// alu
module alu #(
	parameter DATA_WIDTH = 32,
	parameter INST_WIDTH = 4
)(
	input                   i_clk,
	input                   i_rst_n,
	input  [DATA_WIDTH-1:0] i_data_a,
	input  [DATA_WIDTH-1:0] i_data_b,
	input  [INST_WIDTH-1:0] i_inst,
	input                   i_valid,
	output [DATA_WIDTH-1:0] o_data,
	output                  o_overflow,
	output                  o_valid
);
Size in the first run: roughly 5000 cells after synthesis, about 0.040 mm2 of cells after synthesis.
==> flow/config.mk <==
export PLATFORM = sky130hd
export DESIGN_NAME = alu
export DESIGN_NICKNAME = alu
export VERILOG_FILES = /design/flow/design.v
export SDC_FILE = /design/flow/constraint.sdc
export NUM_CORES = 4
export LEC_CHECK = 0
export CAP_MARGIN = 10
export CORE_MARGIN = 2
export CORE_UTILIZATION = 51
export CTS_CLUSTER_DIAMETER = 337
export CTS_CLUSTER_SIZE = 48
export SLEW_MARGIN = 20
==> flow/constraint.sdc <==
create_clock -name core_clock -period 12.0 [get_ports {i_clk}]
set_input_delay 2.4000 -clock core_clock [delete_from_list [all_inputs] [get_ports {i_clk}]]
set_output_delay 2.4000 -clock core_clock [all_outputs]
set_load 0.01 [all_outputs]
run.sh (not shown) runs the stock make flow with config.mk's settings and CLKGATE_MAP_FILE=.
The first run ran to the end with no violations.
==> next run, changes <==
- ABC_AREA: unset -> 1
- CAP_MARGIN: 10 -> 20
- CELL_PAD_IN_SITES_DETAIL_PLACEMENT: unset -> 2
- CELL_PAD_IN_SITES_GLOBAL_PLACEMENT: unset -> 2
- CORE_UTILIZATION: 51 -> 40
- CTS_CLUSTER_DIAMETER: 337 -> 144
- CTS_CLUSTER_SIZE: 48 -> unset
- MAX_ROUTING_LAYER: unset -> met4
- MIN_ROUTING_LAYER: unset -> met2
After rerunning: The new run aborted during 5_1_grt. Die area rises by about 45%. Synthesized area rises by about 14%. Synthesized cell count rises by 36%.
==> next run, changes <==
- CORE_ASPECT_RATIO: unset -> 1.64
- CORE_UTILIZATION: 40 -> 65
- PLACE_DENSITY: unset -> 0.55
- SETUP_SLACK_MARGIN: unset -> 0.56
- SLEW_MARGIN: 20 -> 40
- clock period: 12.0 -> 6.55 ns (I/O delays scaled with it)
After rerunning: This time the run stopped in 3_1_place_gp_skip_io (GPL-0301). Synthesized area stays the same. Die area falls by 38%. Synthesized cell count stays the same.

Starting RTL as in the previous note.
## alu
module alu #(
	parameter DATA_WIDTH = 32,
	parameter INST_WIDTH = 4
)(
	input                   i_clk,
	input                   i_rst_n,
	input  [DATA_WIDTH-1:0] i_data_a,
	input  [DATA_WIDTH-1:0] i_data_b,
	input  [INST_WIDTH-1:0] i_inst,
	input                   i_valid,
	output [DATA_WIDTH-1:0] o_data,
	output                  o_overflow,
	output                  o_valid
);
clock: 12.9 ns
lec_check: 0
cap_margin: 0
cell_pad_in_sites_global_placement: 0
core_margin: 5
core_utilization: 64
cts_cluster_diameter: 342
cts_cluster_size: 95
gpl_timing_driven: 0
hold_slack_margin: -0.08
place_density_lb_addon: 0.23
slew_margin: 10
tns_end_percent: 25
The baseline finished with capacitance limit, slew limit, setup timing left.
==> next run, changes <==
--- a/flow/config.mk
+++ b/flow/config.mk
@@ -6,13 +6,18 @@
 export NUM_CORES = 4
 export LEC_CHECK = 0
+export ABC_AREA = 1
 export CAP_MARGIN = 0
+export CELL_PAD_IN_SITES_DETAIL_PLACEMENT = 1
 export CELL_PAD_IN_SITES_GLOBAL_PLACEMENT = 0
-export CORE_MARGIN = 5
+export CORE_ASPECT_RATIO = 1.07
+export CORE_MARGIN = 3
 export CORE_UTILIZATION = 64
 export CTS_CLUSTER_DIAMETER = 342
 export CTS_CLUSTER_SIZE = 95
-export GPL_TIMING_DRIVEN = 0
+export GPL_ROUTABILITY_DRIVEN = 0
+export GPL_TIMING_DRIVEN = 1
 export HOLD_SLACK_MARGIN = -0.08
 export PLACE_DENSITY_LB_ADDON = 0.23
+export SETUP_SLACK_MARGIN = -0.69
 export SLEW_MARGIN = 10
 export TNS_END_PERCENT = 25
=>
- The new run did not get past 3_5_place_dp
- area after synthesis rose by 14%
- die size rose by 11%
- synthesized cell count rose by 36%
==> next run, changes <==
==> flow/config.mk (replaced) <==
export PLATFORM = sky130hd
export DESIGN_NAME = alu
export DESIGN_NICKNAME = alu
export VERILOG_FILES = /design/flow/design.v
export SDC_FILE = /design/flow/constraint.sdc
export NUM_CORES = 4
export LEC_CHECK = 0
export ABC_AREA = 0
export CAP_MARGIN = 20
export CELL_PAD_IN_SITES_GLOBAL_PLACEMENT = 0
export CORE_MARGIN = 7
export CORE_UTILIZATION = 72
export CTS_CLUSTER_DIAMETER = 33
export CTS_CLUSTER_SIZE = 95
export GPL_TIMING_DRIVEN = 1
export PLACE_DENSITY = 0.35
export SETUP_SLACK_MARGIN = 1.8
export SLEW_MARGIN = 5
export TNS_END_PERCENT = 25
==> flow/constraint.sdc (replaced) <==
create_clock -name core_clock -period 6.88 [get_ports {i_clk}]
set_input_delay 1.3760 -clock core_clock [delete_from_list [all_inputs] [get_ports {i_clk}]]
set_output_delay 1.3760 -clock core_clock [all_outputs]
set_load 0.01 [all_outputs]
Effect:
- This time the run died in 5_1_grt, error GRT-0116
- synthesized area goes down by roughly a tenth
- die area came out lower by about a fifth
- synthesized cell count falls by a quarter to a third
==> next run, changes <==
==> flow/config.mk (replaced) <==
export PLATFORM = sky130hd
export DESIGN_NAME = alu
export DESIGN_NICKNAME = alu
export VERILOG_FILES = /design/flow/design.v
export SDC_FILE = /design/flow/constraint.sdc
export NUM_CORES = 4
export LEC_CHECK = 0
export CAP_MARGIN = 20
export CELL_PAD_IN_SITES_GLOBAL_PLACEMENT = 1
export CORE_MARGIN = 7
export CORE_UTILIZATION = 22
export CTS_CLUSTER_DIAMETER = 33
export CTS_CLUSTER_SIZE = 95
export GPL_TIMING_DRIVEN = 0
export PLACE_DENSITY_LB_ADDON = 0.23
export SETUP_SLACK_MARGIN = -0.61
export SLEW_MARGIN = 5
export TNS_END_PERCENT = 25
==> flow/constraint.sdc (replaced) <==
create_clock -name core_clock -period 12.9 [get_ports {i_clk}]
set_input_delay 2.5800 -clock core_clock [delete_from_list [all_inputs] [get_ports {i_clk}]]
set_output_delay 2.5800 -clock core_clock [all_outputs]
set_load 0.01 [all_outputs]
What happened:
- With this change the flow ran to the end with violations: setup timing
- die area is higher to 3.1 times its value
- area after synthesis does not change
- synthesized cell count is unchanged
==> next run, changes <==
==> flow/config.mk (replaced) <==
export PLATFORM = sky130hd
export DESIGN_NAME = alu
export DESIGN_NICKNAME = alu
export VERILOG_FILES = /design/flow/design.v
export SDC_FILE = /design/flow/constraint.sdc
export NUM_CORES = 4
export LEC_CHECK = 0
export ABC_AREA = 1
export CAP_MARGIN = 20
export CELL_PAD_IN_SITES_GLOBAL_PLACEMENT = 0
export CORE_MARGIN = 7
export CORE_UTILIZATION = 72
export CTS_CLUSTER_DIAMETER = 33
export CTS_CLUSTER_SIZE = 95
export GPL_TIMING_DRIVEN = 1
export PLACE_DENSITY = 0.35
export SETUP_SLACK_MARGIN = -0.61
export SLEW_MARGIN = 25
export TNS_END_PERCENT = 25
==> flow/constraint.sdc (replaced) <==
create_clock -name core_clock -period 6.14 [get_ports {i_clk}]
set_input_delay 1.2280 -clock core_clock [delete_from_list [all_inputs] [get_ports {i_clk}]]
set_output_delay 1.2280 -clock core_clock [all_outputs]
set_load 0.01 [all_outputs]
This time the run never finished: it broke off in 5_1_grt, error GRT-0116.
Synthesized area climbs by 14%.
Die size falls by 63%.
Synthesized cell count rises by 36%.

Starting RTL as in the previous note.
==> flow/config.mk <==
export PLATFORM = sky130hd
export DESIGN_NAME = alu
export DESIGN_NICKNAME = alu
export VERILOG_FILES = /design/flow/design.v
export SDC_FILE = /design/flow/constraint.sdc
export NUM_CORES = 4
export LEC_CHECK = 0
export CAP_MARGIN = 20
export CELL_PAD_IN_SITES_DETAIL_PLACEMENT = 2
export CELL_PAD_IN_SITES_GLOBAL_PLACEMENT = 3
export CORE_ASPECT_RATIO = 1.58
export CORE_MARGIN = 10
export CORE_UTILIZATION = 40
export GPL_ROUTABILITY_DRIVEN = 0
export GPL_TIMING_DRIVEN = 0
export HOLD_SLACK_MARGIN = 0.05
export SETUP_SLACK_MARGIN = 2.99
export SLEW_MARGIN = 20
==> flow/constraint.sdc <==
create_clock -name core_clock -period 12.0 [get_ports {i_clk}]
set_input_delay 2.4000 -clock core_clock [delete_from_list [all_inputs] [get_ports {i_clk}]]
set_output_delay 2.4000 -clock core_clock [all_outputs]
set_load 0.01 [all_outputs]
The starting point produced a clean layout.
Next try:
Settings changed: CELL_PAD_IN_SITES_GLOBAL_PLACEMENT 3 to unset, CORE_MARGIN 10 to 5.
The new run never finished: it broke off in 4_1_cts.
Die size fell by a few percent.
Synthesized cell count does not change.
Area after synthesis stays the same.
Next try:
Settings changed: ABC_AREA set to 1, CAP_MARGIN 20 to 10, CELL_PAD_IN_SITES_DETAIL_PLACEMENT 2 to unset, CORE_ASPECT_RATIO 1.58 to unset, CORE_MARGIN 5 to 2, CORE_UTILIZATION 40 to 51, CTS_CLUSTER_DIAMETER set to 337, CTS_CLUSTER_SIZE set to 48, GPL_ROUTABILITY_DRIVEN 0 to unset, GPL_TIMING_DRIVEN 0 to unset, HOLD_SLACK_MARGIN 0.05 to unset, PLACE_DENSITY set to 0.35, SETUP_SLACK_MARGIN 2.99 to unset.
Effect: This time the run went through all stages and came out clean; area after synthesis came out higher by 14%; synthesized cell count came out higher by 36%; die area came out lower by 13%.
Next try:
Settings changed: ABC_AREA 1 to unset, CAP_MARGIN 10 to 20, CORE_UTILIZATION 51 to 40, CTS_CLUSTER_DIAMETER 337 to unset, CTS_CLUSTER_SIZE 48 to unset, PLACE_DENSITY 0.35 to unset.
Clock period 12.0 ns to 11.8 ns, I/O delays scaled along.
What happened:
- synthesized cell count decreases by 27%
- global-route usage decreases by 9.3 points
- cell count decreases by about 20%
- sequential cell count does not change
- design area decreases by 8.5%
- worst setup slack loses 1.3 ns
- via count decreases by about 15%
- die area increases by about 11%

alu again, from the RTL that the note above started with.
clock: 9.42 ns
lec_check: 0
cap_margin: 20
core_margin: 2
core_utilization: 71
cts_cluster_diameter: 381
cts_cluster_size: 22
setup_slack_margin: -0.73
slew_margin: 20
The baseline died in global routing, error GRT-0116.
Next try:
- CORE_UTILIZATION: 71 -> 34
- CTS_CLUSTER_DIAMETER: 381 -> not set
- CTS_CLUSTER_SIZE: 22 -> not set
- SETUP_SLACK_MARGIN: -0.73 -> not set
- clock period: 9.42 -> 11.8 ns (I/O delays scaled with it)
Result:
- The new run completed without violations
- area after synthesis stays the same
- synthesized cell count does not change
- die area came out higher by well over a third
Next try:
- CORE_UTILIZATION: 34 -> 71
- MAX_ROUTING_LAYER: not set -> met4
- SETUP_SLACK_MARGIN: not set -> 1.32
- clock period: 11.8 -> 10.5 ns (I/O delays scaled with it)
Result: This time the run ended with an error in global routing (GRT-0116). Area after synthesis is unchanged. Die size falls by 52%. Synthesized cell count is unchanged.
Next try:
- CORE_UTILIZATION: 71 -> 68
- MAX_ROUTING_LAYER: met4 -> not set
- SETUP_SLACK_MARGIN: 1.32 -> 1.36
Outcome: The changed run did not get past global routing, error GRT-0232; area after synthesis stays the same; die size increases by 4.3%; synthesized cell count is unchanged.
Next try:
- SETUP_SLACK_MARGIN: 1.36 -> -0.73
- clock period: 10.5 -> 9.42 ns (I/O delays scaled with it)
Result: The new run ran to the end with violations: setup timing. Die area stays the same. Synthesized cell count is unchanged. Synthesized area stays the same.

The RTL this note starts from:
==> flow/design.v <==
module alu #(
	parameter DATA_WIDTH = 32,
	parameter INST_WIDTH = 4
)(
	input                   i_clk,
	input                   i_rst_n,
	input  [DATA_WIDTH-1:0] i_data_a,
	input  [DATA_WIDTH-1:0] i_data_b,
	input  [INST_WIDTH-1:0] i_inst,
	input                   i_valid,
	output [DATA_WIDTH-1:0] o_data,
	output                  o_overflow,
	output                  o_valid
);
	reg [DATA_WIDTH - 1:0] o_data_r, o_data_w;
	reg o_overflow_r, o_overflow_w;
	reg o_valid_r, o_valid_w;
	reg [2 * DATA_WIDTH - 1:0] o_mul_temp;
	integer i;
	assign o_data = o_data_r;
	assign o_overflow = o_overflow_r;
	assign o_valid = o_valid_r;
	always @(*) begin
		if (i_valid) begin
			case (i_inst)
				4'd0: begin
					o_data_w = i_data_a + i_data_b;
					if (i_data_a[DATA_WIDTH - 1] && i_data_b[DATA_WIDTH - 1] && ~o_data_w[DATA_WIDTH - 1]) begin
						o_overflow_w = 1;
					end
					else if (~i_data_a[DATA_WIDTH - 1] && ~i_data_b[DATA_WIDTH - 1] && o_data_w[DATA_WIDTH - 1]) begin
						o_overflow_w = 1;
					end
					else begin
						o_overflow_w = 0;
					end
					o_valid_w = 1;
				end
				4'd1: begin
					o_data_w = i_data_a - i_data_b;
					if (~i_data_a[DATA_WIDTH - 1] && i_data_b[DATA_WIDTH - 1] && o_data_w[DATA_WIDTH - 1]) begin
						o_overflow_w = 1;
					end
					else if (i_data_a[DATA_WIDTH - 1] && ~i_data_b[DATA_WIDTH - 1] && ~o_data_w[DATA_WIDTH - 1]) begin
						o_overflow_w = 1;
					end
					else begin
						o_overflow_w = 0;
					end
					o_valid_w = 1;
				end
				4'd2: begin
					o_data_w = i_data_a * i_data_b;
					if ((i_data_a[DATA_WIDTH - 1] == i_data_b[DATA_WIDTH - 1]) && o_data_w[DATA_WIDTH - 1]) begin
						o_overflow_w = 1;
					end
					else if ((i_data_a[DATA_WIDTH - 1] != i_data_b[DATA_WIDTH - 1]) && ~o_data_w[DATA_WIDTH - 1]) begin
						o_overflow_w = 1;
					end
					else begin
						o_overflow_w = 0;
					end
					o_valid_w = 1;
				end
				4'd3: begin
					if (~i_data_a[DATA_WIDTH - 1] && i_data_b[DATA_WIDTH - 1]) begin
						o_data_w = i_data_a;
					end
					else if (i_data_a[DATA_WIDTH - 1] && ~i_data_b[DATA_WIDTH - 1]) begin
						o_data_w = i_data_b;
					end
					else if (i_data_a > i_data_b) begin
						o_data_w = i_data_a;
					end
					else begin
						o_data_w = i_data_b;
					end
					o_overflow_w = 0;
					o_valid_w = 1;
				end
				4'd4: begin
					if (~i_data_a[DATA_WIDTH - 1] && i_data_b[DATA_WIDTH - 1]) begin
						o_data_w = i_data_b;
					end
					else if (i_data_a[DATA_WIDTH - 1] && ~i_data_b[DATA_WIDTH - 1]) begin
						o_data_w = i_data_a;
					end
					else if (i_data_a < i_data_b) begin
						o_data_w = i_data_a;
					end
					else begin
						o_data_w = i_data_b;
					end
					o_overflow_w = 0;
					o_valid_w = 1;
				end
				4'd5: begin
					{o_overflow_w, o_data_w} = i_data_a + i_data_b;
					o_valid_w = 1;
				end
				4'd6: begin
					o_data_w = i_data_a - i_data_b;
					if (i_data_a < i_data_b) begin
						o_overflow_w = 1;
					end
					else begin
						o_overflow_w = 0;
					end
					o_valid_w = 1;
				end
				4'd7: begin
					o_mul_temp = i_data_a * i_data_b;
					o_overflow_w = 0;
					for (i = DATA_WIDTH; i < 2 * DATA_WIDTH; i = i + 1) begin
						if (o_mul_temp[i]) begin
							o_overflow_w = 1;
						end
					end
					o_data_w = o_mul_temp[DATA_WIDTH - 1:0];
					o_valid_w = 1;
				end
				4'd8: begin
					if (i_data_a > i_data_b) begin
						o_data_w = i_data_a;
					end
					else begin
						o_data_w = i_data_b;
					end
					o_overflow_w = 0;
					o_valid_w = 1;
				end
				4'd9: begin
					if (i_data_a < i_data_b) begin
						o_data_w = i_data_a;
					end
					else begin
						o_data_w = i_data_b;
					end
					o_overflow_w = 0;
					o_valid_w = 1;
				end
				4'd10: begin
					o_data_w = i_data_a & i_data_b;
					o_overflow_w = 0;
					o_valid_w = 1;
				end
				4'd11: begin
					o_data_w = i_data_a | i_data_b;
					o_overflow_w = 0;
					o_valid_w = 1;
				end
				4'd12: begin
					o_data_w = (i_data_a & ~i_data_b) | (~i_data_a & i_data_b);
					o_overflow_w = 0;
					o_valid_w = 1;
				end
				4'd13: begin
					o_data_w = ~i_data_a;
					o_overflow_w = 0;
					o_valid_w = 1;
				end
				4'd14: begin
					for (i = 0; i < DATA_WIDTH; i = i + 1) begin
						o_data_w[i] = i_data_a[DATA_WIDTH - 1 - i];
					end
					o_overflow_w = 0;
					o_valid_w = 1;
				end
				default: begin
					o_overflow_w = 0;
					o_data_w = 0;
					o_valid_w = 1;
				end
			endcase
		end
		else begin
			o_overflow_w = 0;
			o_data_w = 0;
			o_valid_w = 0;
		end
	end
	always @(posedge i_clk or negedge i_rst_n) begin
		if (~i_rst_n) begin
			o_data_r <= 0;
			o_overflow_r <= 0;
			o_valid_r <= 0;
		end
		else begin
			o_data_r <= o_data_w;
			o_overflow_r <= o_overflow_w;
			o_valid_r <= o_valid_w;
		end
	end
endmodule
Settings: LEC_CHECK=0, CAP_MARGIN=20, CELL_PAD_IN_SITES_GLOBAL_PLACEMENT=3, CORE_ASPECT_RATIO=0.9, CORE_MARGIN=10, CORE_UTILIZATION=55, CTS_CLUSTER_SIZE=54, MAX_ROUTING_LAYER=met4, PLACE_DENSITY_LB_ADDON=0.17, SETUP_SLACK_MARGIN=0.34, SLEW_MARGIN=35; clock period 11.7 ns.
The starting point did not get past 3_1_place_gp_skip_io with FLW-0024.
Rerun with:
==> flow/config.mk (replaced) <==
export PLATFORM = sky130hd
export DESIGN_NAME = alu
export DESIGN_NICKNAME = alu
export VERILOG_FILES = /design/flow/design.v
export SDC_FILE = /design/flow/constraint.sdc
export NUM_CORES = 4
export LEC_CHECK = 0
export CAP_MARGIN = 20
export CORE_MARGIN = 2
export CORE_UTILIZATION = 61
export CTS_CLUSTER_SIZE = 97
export SLEW_MARGIN = 20
==> flow/constraint.sdc (replaced) <==
create_clock -name core_clock -period 11.8 [get_ports {i_clk}]
set_input_delay 2.3600 -clock core_clock [delete_from_list [all_inputs] [get_ports {i_clk}]]
set_output_delay 2.3600 -clock core_clock [all_outputs]
set_load 0.01 [all_outputs]
=>
- This time the run completed without violations
- synthesized cell count does not change
- die area fell by about a fifth
- synthesized area stays the same
Rerun with:
--- a/flow/config.mk
+++ b/flow/config.mk
@@ -10,2 +10,2 @@
-export CORE_UTILIZATION = 61
-export CTS_CLUSTER_SIZE = 97
+export CORE_UTILIZATION = 70
+export CTS_CLUSTER_SIZE = 24
@@ -12,0 +13 @@
+export TNS_END_PERCENT = 5
==> flow/constraint.sdc (replaced) <==
create_clock -name core_clock -period 9.73 [get_ports {i_clk}]
set_input_delay 1.9460 -clock core_clock [delete_from_list [all_inputs] [get_ports {i_clk}]]
set_output_delay 1.9460 -clock core_clock [all_outputs]
set_load 0.01 [all_outputs]
Outcome: The changed run died in 5_1_grt (GRT-0116). Area after synthesis does not change. Synthesized cell count is unchanged. Die size came out lower by roughly a tenth.
Rerun with:
--- a/flow/config.mk
+++ b/flow/config.mk
@@ -8,0 +9 @@
+export CORE_ASPECT_RATIO = 1.58
@@ -10,2 +11,2 @@
-export CORE_UTILIZATION = 70
-export CTS_CLUSTER_SIZE = 24
+export CORE_UTILIZATION = 40
+export GPL_TIMING_DRIVEN = 0
@@ -13 +13,0 @@
-export TNS_END_PERCENT = 5
==> flow/constraint.sdc (replaced) <==
create_clock -name core_clock -period 12.0 [get_ports {i_clk}]
set_input_delay 2.4000 -clock core_clock [delete_from_list [all_inputs] [get_ports {i_clk}]]
set_output_delay 2.4000 -clock core_clock [all_outputs]
set_load 0.01 [all_outputs]
Result: The new run finished with negative setup slack left. Area after synthesis is unchanged. Die area rises by 74%. Synthesized cell count does not change.
Rerun with:
--- a/flow/config.mk
+++ b/flow/config.mk
@@ -8,0 +9,2 @@
+export CELL_PAD_IN_SITES_DETAIL_PLACEMENT = 1
+export CELL_PAD_IN_SITES_GLOBAL_PLACEMENT = 3
@@ -10,2 +12,3 @@
-export CORE_MARGIN = 2
-export CORE_UTILIZATION = 40
+export CORE_MARGIN = 10
+export CORE_UTILIZATION = 47
+export GPL_ROUTABILITY_DRIVEN = 0
@@ -12,0 +16,2 @@
+export HOLD_SLACK_MARGIN = 0.05
+export SETUP_SLACK_MARGIN = 2.44
Outcome: With this change the flow failed in 3_3_place_gp, error GPL-0301; area after synthesis does not change; die area shrinks by 5.0%; synthesized cell count is unchanged.
Rerun with:
==> flow/config.mk (replaced) <==
export PLATFORM = sky130hd
export DESIGN_NAME = alu
export DESIGN_NICKNAME = alu
export VERILOG_FILES = /design/flow/design.v
export SDC_FILE = /design/flow/constraint.sdc
export NUM_CORES = 4
export LEC_CHECK = 0
export ABC_AREA = 1
export CAP_MARGIN = 10
export CORE_MARGIN = 2
export CORE_UTILIZATION = 29
export CTS_CLUSTER_DIAMETER = 337
export CTS_CLUSTER_SIZE = 48
export SLEW_MARGIN = 20
With this change the flow completed without violations.
Area after synthesis is higher by 14%.
Die area went up by 65%.
Synthesized cell count climbs by 36%.
